==> run F: inputs <==
Design uart_rx, start of the top module:
module uart_rx
  #(parameter CLKS_PER_BIT = 104)
  (
   input        i_Clock,
   input        i_Rst,
   input        i_Rx_Serial,
   output reg [15:0] o_Rx_Byte,
  output reg square_wave,
  output reg pin1,
  output  reg pin2
  );
Settings: LEC_CHECK=0, ABC_AREA=1, CAP_MARGIN=20, CELL_PAD_IN_SITES_DETAIL_PLACEMENT=0, CORE_ASPECT_RATIO=0.64, CORE_MARGIN=2, CORE_UTILIZATION=72, CTS_CLUSTER_DIAMETER=242, GPL_ROUTABILITY_DRIVEN=0, GPL_TIMING_DRIVEN=1, HOLD_SLACK_MARGIN=-0.08, MAX_ROUTING_LAYER=met4, MIN_ROUTING_LAYER=met1, PLACE_DENSITY=0.35, SLEW_MARGIN=20; clock period 63.0 ns.
run.sh (not shown) runs the stock make flow with config.mk's settings and CLKGATE_MAP_FILE=.
==> run A (differences from run F) <==
- ABC_AREA: 1 -> unset
- CELL_PAD_IN_SITES_DETAIL_PLACEMENT: 0 -> unset
- CORE_ASPECT_RATIO: 0.64 -> 1.44
- CORE_UTILIZATION: 72 -> 40
- CTS_CLUSTER_DIAMETER: 242 -> unset
- CTS_CLUSTER_SIZE: unset -> 49
- GPL_ROUTABILITY_DRIVEN: 0 -> unset
- GPL_TIMING_DRIVEN: 1 -> unset
- HOLD_SLACK_MARGIN: -0.08 -> unset
- MAX_ROUTING_LAYER: met4 -> unset
- MIN_ROUTING_LAYER: met1 -> unset
- PLACE_DENSITY: 0.35 -> unset
==> flow/constraint.sdc (replaced) <==
create_clock -name core_clock -period 100.0 [get_ports {i_Clock}]
set_input_delay 20.0000 -clock core_clock [delete_from_list [all_inputs] [get_ports {i_Clock}]]
set_output_delay 20.0000 -clock core_clock [all_outputs]
set_load 0.01 [all_outputs]
==> run P (differences from run F) <==
- ABC_AREA: 1 -> unset
- CELL_PAD_IN_SITES_DETAIL_PLACEMENT: 0 -> unset
- CORE_ASPECT_RATIO: 0.64 -> unset
- CORE_UTILIZATION: 72 -> 54
- CTS_CLUSTER_DIAMETER: 242 -> unset
- GPL_ROUTABILITY_DRIVEN: 0 -> unset
- GPL_TIMING_DRIVEN: 1 -> unset
- HOLD_SLACK_MARGIN: -0.08 -> unset
- MAX_ROUTING_LAYER: met4 -> unset
- MIN_ROUTING_LAYER: met1 -> unset
- PLACE_DENSITY: 0.35 -> unset
==> flow/constraint.sdc (replaced) <==
create_clock -name core_clock -period 152.0 [get_ports {i_Clock}]
set_input_delay 30.4000 -clock core_clock [delete_from_list [all_inputs] [get_ports {i_Clock}]]
set_output_delay 30.4000 -clock core_clock [all_outputs]
set_load 0.01 [all_outputs]
==> metrics.cfg <==
[outcome]
error_line=[ERROR GRT-0232] Routing congestion too high. Check the congestion heatmap in the GUI.
status=stopped before the end
lastStage=global routing (5_1_grt)

[yosys]
ys_top_logic_family=simple AND/OR/NAND/NOR gates
aoi_share_pct=20.3
synth_area_sq_mm=0.0291
ys_cells=4924
synth.most_common_cell=nand2_1

[clock_network]
post_cts_buffers=22

[global_routing]
grt_use_total_pct=76.6
globalRouteMet2Util_pct=88.4

[placement]
place_area_sq_mm=0.0314

-- figures above: run F

==> metrics.cfg <==
[yosys]
yosys.area.top_type_share_pct=16.4
ys_cells=4321
aoi_share_pct=30.5
synth_area_sq_mm=0.0300
synthXorXnorAreaFrac_pct=8.93
ys_top_logic_family=AND-OR/OR-AND gates

[outcome]
status=timing/DRC/antenna clean

[clock_network]
post_cts_buffers=0

[setup_path]
path_delay_family=AND-OR/OR-AND gates
crit_arrival_ns=91.22

[global_routing]
grt_use_total_pct=23.9

[placement]
place_area_sq_mm=0.0313

[route]
drtIter0Drc=2015
final_antenna_net_count=0

[cells_and_area]
fin_util_pct=43.1

-- figures above: run A

==> metrics.cfg <==
[outcome]
status=timing/DRC/antenna clean

[yosys]
ys.flops=114
ys_cells=4321
ys_top_logic_family=AND-OR/OR-AND gates
synth_area_sq_mm=0.0300
synth.most_common_cell=nor2_1
aoi_share_pct=30.5
fa_ha_area_share_pct=16.4
yosys.area.top_type_share_pct=16.4

[placement]
place_area_sq_mm=0.0310

[clock_network]
post_cts_buffers=0
cts_tree=built

[cells_and_area]
design_area_sq_mm=0.0316
largestClassByArea=logic gates

[global_routing]
globalRouteMet2Util_pct=50.6

-- figures above: run P

